== run 1 ==
Design processing_fsm, start of the top module:
module processing_fsm(clock, reset, start_signal, size, done, 
                            buf_0_write_en, buf_1_write_en, error_buf_write_en,
                            buf_0_w_data, buf_1_w_data, error_mem_w_data,
                            buf_0_r_data, buf_1_r_data, error_mem_r_data,
                            buf_0_addr, buf_1_addr, error_mem_addr, buf_sel);
    input clock;
    input reset;
    input start_signal;
    input size;
    output reg done;
    output reg buf_0_write_en;
    output reg buf_1_write_en;
    output error_buf_write_en; 
    output reg [7:0] buf_0_w_data;
    output reg [7:0] buf_1_w_data;
    output [15:0] error_mem_w_data; 
    input  [7:0] buf_0_r_data;
    input  [7:0] buf_1_r_data;
    input  [15:0] error_mem_r_data; 
    output reg [15:0] buf_0_addr;
    output reg [15:0] buf_1_addr;
    output reg [15:0] error_mem_addr; 
    output reg buf_sel;
    assign error_buf_write_en = 1'b0;
    assign error_mem_w_data = 16'b0;
    parameter PIXEL_OFFSET = 1'b1, LINE_OFFSET = 9'd256, LINE_MAX = 8'd239, PIXELS_PER_LINE = 9'd256;
    parameter MAX_ADDRESS = 18'd61439;
    parameter
        WAIT              = 5'b00000,
        LOAD_MID_ERR      = 5'b00001,
        LOAD_BTM_ERR      = 5'b00010,
        CHECK_PACKET_ERR  = 5'b00011,
        NW_PIXEL          = 5'b00100,
        NORTH_PIXEL       = 5'b00101,
        NE_PIXEL          = 5'b00110,
        WEST_PIXEL        = 5'b00111,
        EAST_PIXEL        = 5'b01000,
        SW_PIXEL          = 5'b01001,
        SOUTH_PIXEL       = 5'b01010,
        SE_PIXEL          = 5'b01011,
        MEM_WAIT_1        = 5'b01100,
        MEM_WAIT_2        = 5'b01101,
        MEM_WAIT_3        = 5'b01110,
        SUM               = 5'b01111,
        WRITE_RESULT      = 5'b10000,
        DONE              = 5'b10001;
    reg [7:0] nw_pixel;
    reg [7:0] n_pixel;
    reg [7:0] ne_pixel;
    reg [7:0] w_pixel;
    reg [7:0] e_pixel;
    reg [7:0] sw_pixel;
    reg [7:0] s_pixel;
    reg [7:0] se_pixel;
    reg init;
    reg [15:0] pixel_address;
    reg [10:0] sum; 
    reg [15:0] err_buf_top;
    reg [15:0] err_buf_mid;
    reg [15:0] err_buf_btm;
    reg [1:0] channel_count;
    reg [5:0] pixel_count;
    reg [3:0] packet_count;
    reg [7:0] line_count;
    wire [5:0] pixel_max;
  ...
Size: ~250 flip-flops, roughly 120 I/O pins, roughly 0.023 mm^2 of cells after synthesis.
clock: 3.96 ns
lec_check: 0
cap_margin: 20
cell_pad_in_sites_detail_placement: 0
core_margin: 8
core_utilization: 62
cts_cluster_diameter: 391
gpl_routability_driven: 1
gpl_timing_driven: 0
max_routing_layer: met4
min_routing_layer: met2
place_density_lb_addon: 0.17
setup_slack_margin: 0.09
slew_margin: 20
tns_end_percent: 10
run.sh (not shown) runs the stock make flow with config.mk's settings and CLKGATE_MAP_FILE=.
Run 1 finished every stage; the final checks, however, were not passed, the failures being setup timing.
Relative to run 1, the following input files were edited for run 2:
# run 1
export LEC_CHECK = 0
export CAP_MARGIN = 20
export CELL_PAD_IN_SITES_DETAIL_PLACEMENT = 0
export CORE_MARGIN = 8
export CORE_UTILIZATION = 62
export CTS_CLUSTER_DIAMETER = 391
export GPL_ROUTABILITY_DRIVEN = 1
export GPL_TIMING_DRIVEN = 0
export MAX_ROUTING_LAYER = met4
export MIN_ROUTING_LAYER = met2
export PLACE_DENSITY_LB_ADDON = 0.17
export SETUP_SLACK_MARGIN = 0.09
export SLEW_MARGIN = 20
export TNS_END_PERCENT = 10
create_clock -name core_clock -period 3.96 [get_ports {clock}]
# run 2
export LEC_CHECK = 0
export CAP_MARGIN = 20
export CORE_MARGIN = 2
export CORE_UTILIZATION = 33
export SLEW_MARGIN = 20
create_clock -name core_clock -period 5.51 [get_ports {clock}]
Notes after the runs:
Of run 1 and run 2, just one finished clean: run 2. Run 1: flow complete, layout not clean; failing: setup timing. Per the comparison of run 2 with run 1, count of inserted tapcells now larger; time the final worst path needs with I/O delays and setup now larger; final instance area now smaller. Run 1 → run 2: post-detailed-routing wire length dropped 6.1%; sequential share of cell area climbed 0.32 points; met2 capacity usage during global routing has decreased; combined global-route utilization of all metal layers has decreased. Looking at slew at the pin with the worst max-slew slack across run 1 and run 2, the one that comes out higher is run 2. Row count up 37% in run 2 wrt run 1.
Inputs modified between run 2 and run 3:
# run 2
export LEC_CHECK = 0
export CAP_MARGIN = 20
export CORE_MARGIN = 2
export CORE_UTILIZATION = 33
export SLEW_MARGIN = 20
create_clock -name core_clock -period 5.51 [get_ports {clock}]
# run 3
export LEC_CHECK = 0
export CAP_MARGIN = 20
export CORE_MARGIN = 2
export CORE_UTILIZATION = 72
export PLACE_DENSITY = 0.79
export SETUP_SLACK_MARGIN = -0.42
export SLEW_MARGIN = 20
create_clock -name core_clock -period 4.24 [get_ports {clock}]
## What came out
- Endpoint of the worst setup timing path = sum[3]: run 2; endpoint of the worst setup timing path = sum[1]: run 3
- Relative to run 2, the signed area change from the synthesized netlist to the final layout of run 3 is higher by 1.9 points.
- Between run 3 and run 2, it is run 3 whose cell count is lower, by about 11%.
- Startpoint of the most critical setup path: ne_pixel[2] -> run 2, n_pixel[3] -> run 3
- NOTE: number of well taps in run 3 falls short of that of run 2
- CTS clock-pin slew for the worst setup and hold paths of run 3 is on par with run 2.
- Run 3 does worse than run 2 on setup slack after layout.
- Measured against run 3, the height of the chip of run 2 comes out at 1.5 times the reference value.
- From the logs: run 3 reached the end of the flow and failed the layout checks with setup timing.
> inputs changed (run 3 -> run 4)
# run 3
export LEC_CHECK = 0
export CAP_MARGIN = 20
export CORE_MARGIN = 2
export CORE_UTILIZATION = 72
export PLACE_DENSITY = 0.79
export SETUP_SLACK_MARGIN = -0.42
export SLEW_MARGIN = 20
create_clock -name core_clock -period 4.24 [get_ports {clock}]
# run 4
export LEC_CHECK = 0
export ABC_AREA = 1
export CAP_MARGIN = 20
export CORE_MARGIN = 2
export CORE_UTILIZATION = 72
export PLACE_DENSITY = 0.42
export SLEW_MARGIN = 20
create_clock -name core_clock -period 4.59 [get_ports {clock}]
==> results <==
- The flow completed for run 4, but it is not clean: the layout still shows setup timing.
- The layout from run 3, despite a flow that completed every stage, fails the layout checks, with the failing checks listed as setup timing.
- The combined global-route utilization of all metal layers in run 4 sits 9.4 points above the value recorded for run 3.
- Summary of run 4 over run 3: slew at the pin with the worst max-slew slack shows an increase of 0.29 ns, height of the die shows an increase of 0.83%, register share of the cell area shows no meaningful change, synthesized instance count shows an increase of 26%.
- When run 4 is measured against run 3, its starting density of the core turns out 0.45 points lower.
- Compared with run 3, run 4 shows critical path depth higher by 1.
- The more densely filled core belongs to run 3, not run 4.
- Per the comparison of run 4 with run 3, well-tap cell count now larger, total number of vias moved up.
Input changes introduced in run 5 (baseline for comparison: run 4):
# run 4
export LEC_CHECK = 0
export ABC_AREA = 1
export CAP_MARGIN = 20
export CORE_MARGIN = 2
export CORE_UTILIZATION = 72
export PLACE_DENSITY = 0.42
export SLEW_MARGIN = 20
create_clock -name core_clock -period 4.59 [get_ports {clock}]
# run 5
export LEC_CHECK = 0
export ABC_AREA = 1
export CAP_MARGIN = 20
export CORE_MARGIN = 2
export CORE_UTILIZATION = 72
export PLACE_DENSITY = 0.42
export SETUP_SLACK_MARGIN = 0.37
export SLEW_MARGIN = 20
export TNS_END_PERCENT = 20
create_clock -name core_clock -period 4.59 [get_ports {clock}]
==> comparison <==
Run 5 closes out successfully: all stages finished, all timing, DRC and antenna checks passed.
Final weighted congestion in routability-driven placement was lower in run 5 than in run 4.
The end point of the critical path comes out sum[3] in one run and sum[1] in the other, namely in run 5 and run 4 respectively.
Total of cells resized after clock tree synthesis is lower on run 4
From run 4 to run 5 the numbers moved as follows: wire length of the first global-routing pass decreased by 1.9% relative to the old numbers, proportion of cell area occupied by registers level, number of nets in the final layout ~0 delta.
Taking run 4 as the reference, in run 5 detailed-routed wire length on met3 decreased by 150 um relative to the old numbers; multi-input gate area in the final layout went up.
Edits applied to the flow inputs when going from run 5 to run 6:
# run 5
export LEC_CHECK = 0
export ABC_AREA = 1
export CAP_MARGIN = 20
export CORE_MARGIN = 2
export CORE_UTILIZATION = 72
export PLACE_DENSITY = 0.42
export SETUP_SLACK_MARGIN = 0.37
export SLEW_MARGIN = 20
export TNS_END_PERCENT = 20
create_clock -name core_clock -period 4.59 [get_ports {clock}]
# run 6
export LEC_CHECK = 0
export CAP_MARGIN = 20
export CORE_MARGIN = 2
export CORE_UTILIZATION = 40
export SLEW_MARGIN = 20
create_clock -name core_clock -period 7.0 [get_ports {clock}]
==> results <==
On run 6: final period utilization is 20 points lower than what run 5 gave.
Run 6 against run 5: count of multi-input gates shows a reduction of about 20%, total of plain and repair buffers excluding clock buffers shows a reduction of about 44%, wire length shows a reduction of 19%.

== job 5049 ==
processing_fsm again, from the RTL that the note above started with.
==> flow/design.v (excerpt) <==
module processing_fsm(clock, reset, start_signal, size, done, 
                            buf_0_write_en, buf_1_write_en, error_buf_write_en,
                            buf_0_w_data, buf_1_w_data, error_mem_w_data,
                            buf_0_r_data, buf_1_r_data, error_mem_r_data,
                            buf_0_addr, buf_1_addr, error_mem_addr, buf_sel);
export LEC_CHECK = 0
export ABC_AREA = 1
export CAP_MARGIN = 0
export CORE_ASPECT_RATIO = 0.92
export CORE_MARGIN = 2
export CORE_UTILIZATION = 72
export CTS_CLUSTER_DIAMETER = 42
export GPL_TIMING_DRIVEN = 1
export MAX_ROUTING_LAYER = met5
export MIN_ROUTING_LAYER = met1
export PLACE_DENSITY = 0.82
export SETUP_SLACK_MARGIN = 0.09
export SLEW_MARGIN = 25
export TNS_END_PERCENT = 5
create_clock -name core_clock -period 4.34 [get_ports {clock}]
[job 5049] flow finished | final checks: failed | reasons: negative setup slack
[inputs] job 8951 vs job 5049
Settings: TNS_END_PERCENT no longer set, was 5; SLEW_MARGIN now 30, was 25; CAP_MARGIN now 20, was 0; CTS_CLUSTER_SIZE now 87, previously not set; GPL_TIMING_DRIVEN no longer set, was 1; PLACE_DENSITY now 0.79, was 0.82; CORE_ASPECT_RATIO no longer set, was 0.92; MIN_ROUTING_LAYER no longer set, was met1; HOLD_SLACK_MARGIN now -0.06, previously not set; SETUP_SLACK_MARGIN no longer set, was 0.09; ABC_AREA no longer set, was 1; CTS_CLUSTER_DIAMETER no longer set, was 42; MAX_ROUTING_LAYER no longer set, was met5.
==> results <==
What the final checks of job 8951 revealed, after a flow that finished every stage, was a layout that fails on negative setup slack. Job 5049 has a higher via count of the first global-routing pass than job 8951. Taking job 5049 as the reference, in job 8951 aggregate global-route resource usage went down by 8.4 points, routability congestion estimate from global placement went down by about 10%, clock transition at the registers of the reported paths went up by 0.02 ns. Measured against each other, job 8951 and job 5049 differ in area of the multi-input gates, the lower figure coming from job 5049. In the flow results for job 8951 and job 5049, the post-route non-filler standard cell count is larger on job 5049. [job 8951] worst hold-check slack rose 0.18 ns relative to job 5049. Count of buffers not belonging to the clock network in the layout delta for job 8951 relative to job 5049: 25% higher. Number of fillers in the final layout: job 8951 < job 5049. Compared with job 5049, job 8951 shows a area of the die that is about 1.6% lower.
The inputs of job 8184 differ from those of job 8951 as listed below.
Settings: putting TNS_END_PERCENT at 5 where nothing was set; putting MAX_ROUTING_LAYER at met5 where nothing was set; clearing CTS_CLUSTER_SIZE, which used to be 87; putting CORE_ASPECT_RATIO at 0.92 where nothing was set; swapping 0.79 for 0.36 in PLACE_DENSITY; putting GPL_TIMING_DRIVEN at 1 where nothing was set; swapping 30 for 25 in SLEW_MARGIN; swapping 20 for 0 in CAP_MARGIN; putting CTS_CLUSTER_DIAMETER at 42 where nothing was set; putting SETUP_SLACK_MARGIN at 0.09 where nothing was set; putting ABC_AREA at 1 where nothing was set; swapping -0.06 for -0.09 in HOLD_SLACK_MARGIN; putting MIN_ROUTING_LAYER at met1 where nothing was set.
Results
The final report for job 8184 shows a completed flow and a layout that fails verification, specifically negative setup slack.
Run comparison: job 8184 critical path endpoint sum[0]$_DFFE_PN0P_; job 8951 critical path endpoint sum[3]$_DFFE_PN0P_
Re sequential share of cell area: job 8951 and job 8184 aren't equal, and the lower value belongs to job 8184.
Per the comparison of job 8184 with job 8951, met2 routing resource usage after global routing increased by 9.3 points relative to the old numbers, final-report hold violation count closely matched the old numbers, cell area increased by 1.4% relative to the old numbers, number of top-level pins closely matched the old numbers.
Job 8951 was routed with fewer vias than job 8184.
Compared with job 8951, job 8184 shows critical path depth lower by 1.

processing_fsm again, from the RTL that the note above started with.
Settings: LEC_CHECK=0, CAP_MARGIN=20, CORE_MARGIN=2, CORE_UTILIZATION=70, GPL_TIMING_DRIVEN=1, MAX_ROUTING_LAYER=met5, MIN_ROUTING_LAYER=met1, PLACE_DENSITY_LB_ADDON=0.19, SETUP_SLACK_MARGIN=0.09, SLEW_MARGIN=20, TNS_END_PERCENT=5; clock period 4.56 ns.
The starting point completed and failed the layout checks on setup timing.
Next try:
CORE_UTILIZATION = 19   (was 70)
CTS_CLUSTER_SIZE = 55   (was unset)
GPL_TIMING_DRIVEN = unset   (was 1)
MAX_ROUTING_LAYER = unset   (was met5)
MIN_ROUTING_LAYER = unset   (was met1)
PLACE_DENSITY_LB_ADDON = unset   (was 0.19)
SETUP_SLACK_MARGIN = unset   (was 0.09)
TNS_END_PERCENT = unset   (was 5)
clock period = 7.0 ns   (was 4.56 ns; I/O delays follow)
What happened:
- Now the flow completed without violations
- sequential share of layout area fell by 0.62 points
- setup slack improves by 1.8 ns
- die area rose to 3.6 times its value
- hold slack improves by 0.12 ns
- synthesized area stays the same
- utilization fell by 58 points
- routed wire length rose by 2.7%

Setup of north:
processing_fsm again, from the RTL that the note above started with.
==> flow/design.v (excerpt) <==
module processing_fsm(clock, reset, start_signal, size, done, 
                            buf_0_write_en, buf_1_write_en, error_buf_write_en,
                            buf_0_w_data, buf_1_w_data, error_mem_w_data,
                            buf_0_r_data, buf_1_r_data, error_mem_r_data,
                            buf_0_addr, buf_1_addr, error_mem_addr, buf_sel);
Settings: LEC_CHECK=0, ABC_AREA=0, CAP_MARGIN=10, CELL_PAD_IN_SITES_DETAIL_PLACEMENT=1, CORE_ASPECT_RATIO=0.54, CORE_MARGIN=8, CORE_UTILIZATION=47, CTS_CLUSTER_DIAMETER=35, CTS_CLUSTER_SIZE=68, GPL_ROUTABILITY_DRIVEN=1, HOLD_SLACK_MARGIN=0.04, MAX_ROUTING_LAYER=met4, MIN_ROUTING_LAYER=met2, PLACE_DENSITY=0.57, SLEW_MARGIN=20, TNS_END_PERCENT=80; clock period 7.0 ns.
north: GRT-0116 in global routing -> run aborted
Setup changes, north to south
- PLACE_DENSITY: 0.57 -> unset
- MIN_ROUTING_LAYER: met2 -> unset
- CORE_MARGIN: 8 -> 2
- CTS_CLUSTER_DIAMETER: 35 -> unset
- CTS_CLUSTER_SIZE: 68 -> 89
- CAP_MARGIN: 10 -> 40
- GPL_ROUTABILITY_DRIVEN: 1 -> 0
--- outcome ---
south was carried through to the last stage, and its layout satisfied the timing, DRC and antenna checks. From north to south, port buffer count did not move at all. north → south: number of buffers added by the clock tree synthesis step fell by about 40%; floorplan row count has remained practically unchanged; detailed placer's ending HPWL lost 5200 µm; die span in y lost about 7%. From north to south, count of pins on the block boundary did not move at all.
Input-level comparison between east and south:
- CORE_UTILIZATION changed from 47 to 72
- PLACE_DENSITY newly set to 0.79
- ABC_AREA removed (was 0)
- CAP_MARGIN changed from 40 to 20
- HOLD_SLACK_MARGIN removed (was 0.04)
- TNS_END_PERCENT removed (was 80)
- CTS_CLUSTER_SIZE removed (was 89)
- CORE_ASPECT_RATIO removed (was 0.54)
- GPL_ROUTABILITY_DRIVEN removed (was 0)
- CELL_PAD_IN_SITES_DETAIL_PLACEMENT removed (was 1)
- MAX_ROUTING_LAYER removed (was met4)
- the clock period (ns, I/O delays scaled along) changed from 7.0 to 4.33
Findings:
- east vs. south: global-route usage went up by 9.1 points.
- From south to east the numbers moved as follows: chip footprint fell about 34%, area of the multi-input gates rose about 1.9%, via count rose 305.
- In east the implementation completed, yet the final layout does not meet the checks, the culprit being setup timing.
- east vs south — count of buffers added by post-CTS timing repair for setup rose 2.
- The final layout net count in east sits 5.4% above the value recorded for south.
- east — worst setup slack 1910 ps lower, south as reference
Inputs modified between east and west:
- putting CTS_CLUSTER_DIAMETER at 29 where nothing was set
- putting TNS_END_PERCENT at 10 where nothing was set
- putting SETUP_SLACK_MARGIN at 0.59 where nothing was set
- swapping 4.33 for 4.24 in the clock period (ns, I/O delays scaled along)
## What came out
- Between east and west, the cell area reported after detailed placement is lower for east.
- Changes observed in west relative to east: share of the core filled with cells shows an increase of 4.7 points, final cell count went up about 3.2%, worst setup slack shrank by 640 ps, number of inserted filler cells in the final layout moved down.
- Wire length (west / east): 1.19
- Going from east to west, routed wire length per instance grows by 3.4 µm.
- west: all stages done; final checks FAILED (setup timing).
- Compared with east, west shows a data required time of the critical path that is 40 ps lower.
- Looking at critical path launch point, the n_pixel[3] result is from east; the sw_pixel[0] one comes from west.
